## garnet
## comp_mult_top
module comp_mult_top #(
parameter NO_MULT   = 4     ,  
parameter APB_BADDR = 0     ,  
parameter SYS_AW    = 16    ,  
parameter REG_DW    = 16       
)(
input                    clk         ,  
input                    rst_n       ,  
input      [ SYS_AW-1:0] apb_paddr   ,  
input                    apb_psel    ,  
input                    apb_penable ,  
input                    apb_pwrite  ,  
input      [REG_DW -1:0] apb_pwdata  ,  
output                   apb_pready  ,  
output reg [REG_DW -1:0] apb_prdata  ,  
output reg               apb_pslverr ,  
output reg               mem_ce      ,  
output reg               mem_we      ,  
output reg [SYS_AW -1:0] mem_addr    ,  
output reg [     8 -1:0] mem_wr_data ,  
input      [     8 -1:0] mem_rd_data    
);
Size in the first run: roughly 2500 cells after synthesis, about 180 flip-flops, about 89 I/O pins, ~0.021 mm² of cells after synthesis.
Settings: LEC_CHECK=0, CAP_MARGIN=10, CORE_ASPECT_RATIO=0.61, CORE_MARGIN=2, CORE_UTILIZATION=16, GPL_TIMING_DRIVEN=0, HOLD_SLACK_MARGIN=0.25, MAX_ROUTING_LAYER=met5, MIN_ROUTING_LAYER=met2, PLACE_DENSITY_LB_ADDON=0.21, SLEW_MARGIN=15, TNS_END_PERCENT=45; clock period 10.0 ns.
run.sh (not shown) runs the stock make flow with config.mk's settings and CLKGATE_MAP_FILE=.
Inputs modified between garnet and ember:
Settings: setting CELL_PAD_IN_SITES_GLOBAL_PLACEMENT to 2 for the first time; removing CORE_ASPECT_RATIO (formerly 0.61); changing SLEW_MARGIN from 15 to 20; changing CORE_UTILIZATION from 16 to 40; removing MIN_ROUTING_LAYER (formerly met2); removing MAX_ROUTING_LAYER (formerly met5); changing CAP_MARGIN from 10 to 15; setting CTS_CLUSTER_SIZE to 100 for the first time; removing PLACE_DENSITY_LB_ADDON (formerly 0.21); removing GPL_TIMING_DRIVEN (formerly 0); setting CTS_CLUSTER_DIAMETER to 258 for the first time; changing TNS_END_PERCENT from 45 to 15; removing HOLD_SLACK_MARGIN (formerly 0.25).
Notes after the runs:
ember | status: complete | timing, DRC, antenna: pass
Relative to garnet, number of global-route vias before repair decreased by about 40% in ember.
When the final numbers for garnet and ember were put side by side, the power consumption turned out to be smaller in ember.
Worst hold slack: garnet vs ember — no meaningful difference
--- input diff ember..maple ---
Settings: TNS_END_PERCENT now 10, was 15; CORE_UTILIZATION now 67, was 40; CTS_CLUSTER_SIZE now 41, was 100; CTS_CLUSTER_DIAMETER now 334, was 258; CELL_PAD_IN_SITES_GLOBAL_PLACEMENT now 0, was 2.
## What came out
Going from ember to maple, the worst clock skew was found to have gone up by 18 ps. maple vs. ember: total instance count after detailed placement -297; global-route met2 utilization +17 points; combinational cell area excluding buffers and inverters ~0 delta; number of tapcells -286. The sequential power of maple and that of ember are within noise of each other.
#### Input delta (yarrow over maple)
Settings: clearing CTS_CLUSTER_SIZE, which used to be 41; swapping 67 for 16 in CORE_UTILIZATION; swapping 15 for 20 in CAP_MARGIN; clearing CTS_CLUSTER_DIAMETER, which used to be 334; putting MAX_ROUTING_LAYER at met4 where nothing was set; swapping 20 for 5 in SLEW_MARGIN; putting MIN_ROUTING_LAYER at met1 where nothing was set; clearing CELL_PAD_IN_SITES_GLOBAL_PLACEMENT, which used to be 0; clearing TNS_END_PERCENT, which used to be 10; putting PLACE_DENSITY_LB_ADDON at 0.21 where nothing was set.
On met1 global-route usage, the lower figure sits with yarrow, not maple.
Setup slack at placement: yarrow > maple
Delta (yarrow minus maple): global routing usage on met3 went down by 2.2 points; global-route usage over all layers shows a reduction of 24 points; final critical path time including I/O delays and setup shrank by 63 ps; share of power burned in registers decreased 0.8 points.
Floorplan core area grows by more than 100% when moving from maple to yarrow.

========
comp_mult_top again, from the RTL that the note above started with.
export LEC_CHECK = 0
export ABC_AREA = 1
export CAP_MARGIN = 20
export CELL_PAD_IN_SITES_DETAIL_PLACEMENT = 2
export CELL_PAD_IN_SITES_GLOBAL_PLACEMENT = 2
export CORE_ASPECT_RATIO = 1.06
export CORE_MARGIN = 9
export CORE_UTILIZATION = 40
export CTS_CLUSTER_SIZE = 88
export GPL_TIMING_DRIVEN = 0
export MAX_ROUTING_LAYER = met5
export MIN_ROUTING_LAYER = met1
export PLACE_DENSITY_LB_ADDON = 0.16
export SLEW_MARGIN = 20
create_clock -name core_clock -period 10.3 [get_ports {clk}]
The baseline completed with no timing, DRC or antenna violations.
Change:
==> flow/config.mk (replaced) <==
export PLATFORM = sky130hd
export DESIGN_NAME = comp_mult_top
export DESIGN_NICKNAME = comp_mult_top
export VERILOG_FILES = /design/flow/design.v
export SDC_FILE = /design/flow/constraint.sdc
export NUM_CORES = 4
export LEC_CHECK = 0
export CAP_MARGIN = 20
export CORE_MARGIN = 2
export CORE_UTILIZATION = 29
export SLEW_MARGIN = 20
==> flow/constraint.sdc (replaced) <==
create_clock -name core_clock -period 11.3 [get_ports {clk}]
set_input_delay 2.2600 -clock core_clock [delete_from_list [all_inputs] [get_ports {clk}]]
set_output_delay 2.2600 -clock core_clock [all_outputs]
set_load 0.01 [all_outputs]
Result: Setup slack is better by 1000 ps. Global-route usage falls by 15 points. Power goes up by 34%. Routed wire length went down by 46%. Cell count fell by 17%. Clock-buffer cell count does not change. Register-to-register slack is better by 2200 ps. Utilization is lower by 12 points. Clock skew falls by 17 ps. Via count falls by 27%. Sequential share of layout area climbs by 1.2 points.
Change:
--- a/flow/config.mk
+++ b/flow/config.mk
@@ -6,6 +6,9 @@
 export NUM_CORES = 4
 export LEC_CHECK = 0
+export ABC_AREA = 1
 export CAP_MARGIN = 20
 export CORE_MARGIN = 2
-export CORE_UTILIZATION = 29
+export CORE_UTILIZATION = 69
+export CTS_CLUSTER_SIZE = 95
 export SLEW_MARGIN = 20
+export TNS_END_PERCENT = 10
==> flow/constraint.sdc (replaced) <==
create_clock -name core_clock -period 5.37 [get_ports {clk}]
set_input_delay 1.0740 -clock core_clock [delete_from_list [all_inputs] [get_ports {clk}]]
set_output_delay 1.0740 -clock core_clock [all_outputs]
set_load 0.01 [all_outputs]
After rerunning: The new run finished but failed the layout checks on setup timing; wire length rises by 71%; die size falls by 54%; total power rises by 48%; setup slack degrades by 3300 ps; global-route usage rises by 35 points; sequential share of layout area falls by 3.5 points; cell area rises by 23%; register-to-register slack degrades by 4900 ps; sequential power rises by about 110%.
Change:
--- a/flow/config.mk
+++ b/flow/config.mk
@@ -6,9 +6,8 @@
 export NUM_CORES = 4
 export LEC_CHECK = 0
-export ABC_AREA = 1
 export CAP_MARGIN = 20
 export CORE_MARGIN = 2
-export CORE_UTILIZATION = 69
-export CTS_CLUSTER_SIZE = 95
+export CORE_UTILIZATION = 66
+export CTS_CLUSTER_DIAMETER = 36
+export SETUP_SLACK_MARGIN = -0.73
 export SLEW_MARGIN = 20
-export TNS_END_PERCENT = 10
==> flow/constraint.sdc (replaced) <==
create_clock -name core_clock -period 7.3 [get_ports {clk}]
set_input_delay 1.4600 -clock core_clock [delete_from_list [all_inputs] [get_ports {clk}]]
set_output_delay 1.4600 -clock core_clock [all_outputs]
set_load 0.01 [all_outputs]
What happened: The changed run finished but failed the layout checks on setup timing. Setup slack improved by 1200 ps. Sequential share of layout area rose by 2.9 points. Wire length shrinks by 40%. Power came out higher by 15%. Core utilization decreases by 10 points. Cell area shrinks by 16%. Combinational power rises to 3.4 times its value.

========
comp_mult_top again, from the RTL that the note above started with.
export LEC_CHECK = 0
export CAP_MARGIN = 25
export CELL_PAD_IN_SITES_DETAIL_PLACEMENT = 2
export CELL_PAD_IN_SITES_GLOBAL_PLACEMENT = 3
export CORE_ASPECT_RATIO = 1.59
export CORE_MARGIN = 6
export CORE_UTILIZATION = 64
export CTS_CLUSTER_DIAMETER = 22
export GPL_TIMING_DRIVEN = 1
export HOLD_SLACK_MARGIN = -0.05
export MAX_ROUTING_LAYER = met5
export PLACE_DENSITY = 0.93
export SETUP_SLACK_MARGIN = -0.74
export SLEW_MARGIN = 10
export TNS_END_PERCENT = 40
create_clock -name core_clock -period 7.83 [get_ports {clk}]
The first run died in global placement without I/O (3_1_place_gp_skip_io).
Rerun with:
Settings changed: CAP_MARGIN 25 to 20, CELL_PAD_IN_SITES_DETAIL_PLACEMENT 2 to unset, CELL_PAD_IN_SITES_GLOBAL_PLACEMENT 3 to unset, CORE_ASPECT_RATIO 1.59 to unset, CORE_MARGIN 6 to 2, CORE_UTILIZATION 64 to 33, CTS_CLUSTER_DIAMETER 22 to unset, GPL_TIMING_DRIVEN 1 to unset, HOLD_SLACK_MARGIN -0.05 to unset, MAX_ROUTING_LAYER met5 to unset, PLACE_DENSITY 0.93 to unset, SETUP_SLACK_MARGIN -0.74 to unset, SLEW_MARGIN 10 to 20, TNS_END_PERCENT 40 to unset.
Clock period 7.83 ns to 9.39 ns, I/O delays scaled along.
Result:
- The changed run completed without violations
- synthesized cell count is unchanged
- die size came out higher by 76%
- area after synthesis does not change
Rerun with:
Settings changed: CORE_UTILIZATION 33 to 40.
Clock period 9.39 ns to 11.4 ns, I/O delays scaled along.
=> The new run went through all stages and came out clean; wire length rises slightly; final area falls slightly; synthesized cell count stays the same; global-route usage rises by 3.6 points; count of clock-buffer cells in the layout rises by 1; worst setup slack is better by 0.62 ns; non-clock buffer count falls by 30; worst hold slack is better by 0.0069 ns; clock skew falls by 0.0044 ns; via count rises by a few percent; die size falls by about a fifth.
Rerun with:
Settings changed: CORE_UTILIZATION 40 to 52.
Clock period 11.4 ns to 5.52 ns, I/O delays scaled along.
What happened:
- The changed run completed, yet does not pass: setup timing
- die area is lower by 23%
- cell area came out higher by 17%
- worst hold slack improved by 0.013 ns
- non-clock buffer count is higher by 370
- routed wire length rises by 6.0%
- count of clock-buffer cells in the layout is unchanged
- sequential share of layout area came out lower by 2.8 points

========
exp/pepper:
Starting RTL as in the previous note.
clock: 9.98 ns
lec_check: 0
abc_area: 0
cap_margin: 10
cell_pad_in_sites_detail_placement: 1
core_margin: 7
core_utilization: 41
cts_cluster_size: 40
gpl_routability_driven: 1
gpl_timing_driven: 1
hold_slack_margin: 0.19
max_routing_layer: met4
place_density: 0.59
setup_slack_margin: 0.67
slew_margin: 20
exp/pepper finished every step from synthesis to the final layout, and the layout passed the timing, DRC and antenna checks.
## Diff of input files: exp/quartz against exp/pepper
==> flow/config.mk <==
export PLATFORM = sky130hd
export DESIGN_NAME = comp_mult_top
export DESIGN_NICKNAME = comp_mult_top
export VERILOG_FILES = /design/flow/design.v
export SDC_FILE = /design/flow/constraint.sdc
export NUM_CORES = 4
export LEC_CHECK = 0
export ABC_AREA = 1
export CAP_MARGIN = 25
export CORE_MARGIN = 2
export CORE_UTILIZATION = 71
export CTS_CLUSTER_SIZE = 40
export GPL_ROUTABILITY_DRIVEN = 0
export GPL_TIMING_DRIVEN = 1
export HOLD_SLACK_MARGIN = 0.19
export PLACE_DENSITY_LB_ADDON = 0.07
export SETUP_SLACK_MARGIN = 0.67
export SLEW_MARGIN = 20
==> flow/constraint.sdc <==
create_clock -name core_clock -period 9.01 [get_ports {clk}]
set_input_delay 1.8020 -clock core_clock [delete_from_list [all_inputs] [get_ports {clk}]]
set_output_delay 1.8020 -clock core_clock [all_outputs]
set_load 0.01 [all_outputs]
### Flow results
Sequential share of the synthesized area: lower on exp/quartz
In the flow results for exp/pepper and exp/quartz, the share of the cycle needed by the critical path after routing is larger on exp/pepper.
Summary of the comparison: proportion of cell area occupied by multi-input gates is lower in exp/quartz, relative to exp/pepper.
NOTE: final design utilization in exp/quartz exceeds that of exp/pepper

========
Setup of wip/quartz:
Starting RTL as in the previous note.
==> flow/config.mk <==
export PLATFORM = sky130hd
export DESIGN_NAME = comp_mult_top
export DESIGN_NICKNAME = comp_mult_top
export VERILOG_FILES = /design/flow/design.v
export SDC_FILE = /design/flow/constraint.sdc
export NUM_CORES = 4
export LEC_CHECK = 0
export CAP_MARGIN = 20
export CORE_MARGIN = 2
export CORE_UTILIZATION = 72
export CTS_CLUSTER_SIZE = 51
export PLACE_DENSITY_LB_ADDON = 0.0
export SETUP_SLACK_MARGIN = 2.13
export SLEW_MARGIN = 5
export TNS_END_PERCENT = 65
==> flow/constraint.sdc <==
create_clock -name core_clock -period 7.54 [get_ports {clk}]
set_input_delay 1.5080 -clock core_clock [delete_from_list [all_inputs] [get_ports {clk}]]
set_output_delay 1.5080 -clock core_clock [all_outputs]
set_load 0.01 [all_outputs]
wip/quartz finished all stages; layout check result: FAIL, due to setup timing.
For wip/onyx, these inputs were changed with respect to wip/quartz:
Settings: PLACE_DENSITY_LB_ADDON removed (was 0.0); SETUP_SLACK_MARGIN changed from 2.13 to 1.74; CORE_UTILIZATION changed from 72 to 40; CTS_CLUSTER_SIZE removed (was 51); SLEW_MARGIN changed from 5 to 20; TNS_END_PERCENT removed (was 65); the clock period (ns, I/O delays scaled along) changed from 7.54 to 9.39.
==> results <==
The sole clean run among wip/onyx and wip/quartz is wip/onyx. | wip/quartz | all stages done | FAIL | setup timing |. Number of hold violations in the final report came out exactly the same in wip/onyx and wip/quartz. Compared wip/onyx vs wip/quartz, and sequential cell area share is up in wip/onyx. The met2 capacity usage during global routing reported for wip/onyx is smaller than that of wip/quartz by 34 points. Against wip/quartz, wip/onyx comes in about 3% higher on met1 routed wirelength after detailed routing. Changes observed in wip/onyx relative to wip/quartz: clock insertion delay at the later pin of the skew report shows an increase of 30 ps; final critical-path share of the clock period shows a reduction of 29 points; final-layout setup total negative slack shows an increase of 4200 ps.
The inputs of wip/umber differ from those of wip/onyx as listed below.
Settings: CORE_ASPECT_RATIO: unset -> 0.65; CELL_PAD_IN_SITES_DETAIL_PLACEMENT: unset -> 1; SETUP_SLACK_MARGIN: 1.74 -> unset; MIN_ROUTING_LAYER: unset -> met2; the clock period (ns, I/O delays scaled along): 9.39 -> 10.0.
Results
Summary of wip/umber over wip/onyx: area of all placed cells without fillers went down by about 4%; transition time of the tightest slew-check pin went up by 170 ps; utilization after layout went down by 2.2 points; adder-cell area share of the yosys netlist was more or less identical; clock power went up by 5.9%.
wip/umber was carried through to the last stage, and its layout satisfied the timing, DRC and antenna checks.
wip/umber: count of plain and timing-repair buffers lower than wip/onyx
In wip/umber, the initial core utilization came out 0.20 points below the value in wip/onyx.
wip/umber leaves less setup margin than wip/onyx.
Logic gate share of total power in wip/umber is 2.6 points lower than in wip/onyx
wip/umber vs wip/onyx, highest-utilization routing layer at the global route stage: met3 vs met2
| register-to-register slack | wip/umber vs wip/onyx | worse |
The following lists how wip/zinc was set up differently from wip/umber:
Settings: CELL_PAD_IN_SITES_GLOBAL_PLACEMENT now 2, previously not set; CORE_ASPECT_RATIO no longer set, was 0.65; CTS_CLUSTER_DIAMETER now 334, previously not set; CELL_PAD_IN_SITES_DETAIL_PLACEMENT no longer set, was 1; MIN_ROUTING_LAYER no longer set, was met2; CAP_MARGIN now 15, was 20; CTS_CLUSTER_SIZE now 41, previously not set.
## What came out
wip/zinc vs wip/umber, uppermost layer routed: met4 vs met5
Going from wip/umber to wip/zinc, the largest vdd supply drop was found to have gone down by 16%.
In the metrics for wip/zinc and wip/umber, the one carrying the lower highest fanout seen on the critical path is wip/zinc.
As far as CTS sink count goes, wip/zinc and wip/umber are indistinguishable; the numbers are identical.
For the total vias in the final route, wip/zinc came in 7940 lower than wip/umber did.
The inputs of wip/fjord differ from those of wip/zinc as listed below.
Settings: removing CELL_PAD_IN_SITES_GLOBAL_PLACEMENT (formerly 2); setting CELL_PAD_IN_SITES_DETAIL_PLACEMENT to 2 for the first time; removing CTS_CLUSTER_DIAMETER (formerly 334); changing CORE_MARGIN from 2 to 9; removing CTS_CLUSTER_SIZE (formerly 41); setting MIN_ROUTING_LAYER to met2 for the first time; setting CORE_ASPECT_RATIO to 0.65 for the first time; changing CAP_MARGIN from 15 to 20; setting MAX_ROUTING_LAYER to met4 for the first time.
## What came out
wip/zinc completed end to end with timing, DRC and antenna clean.
wip/fjord has completed all stages; timing, DRC and antenna checks passed.
From wip/zinc to wip/fjord the numbers moved as follows: number of standard cells in the final layout excluding fillers higher; net count after synthesis has remained practically unchanged; total non-filler cell area in the finished layout did not really move; period utilization +3.4 points.
Power is estimated from default activity; no workload was simulated.
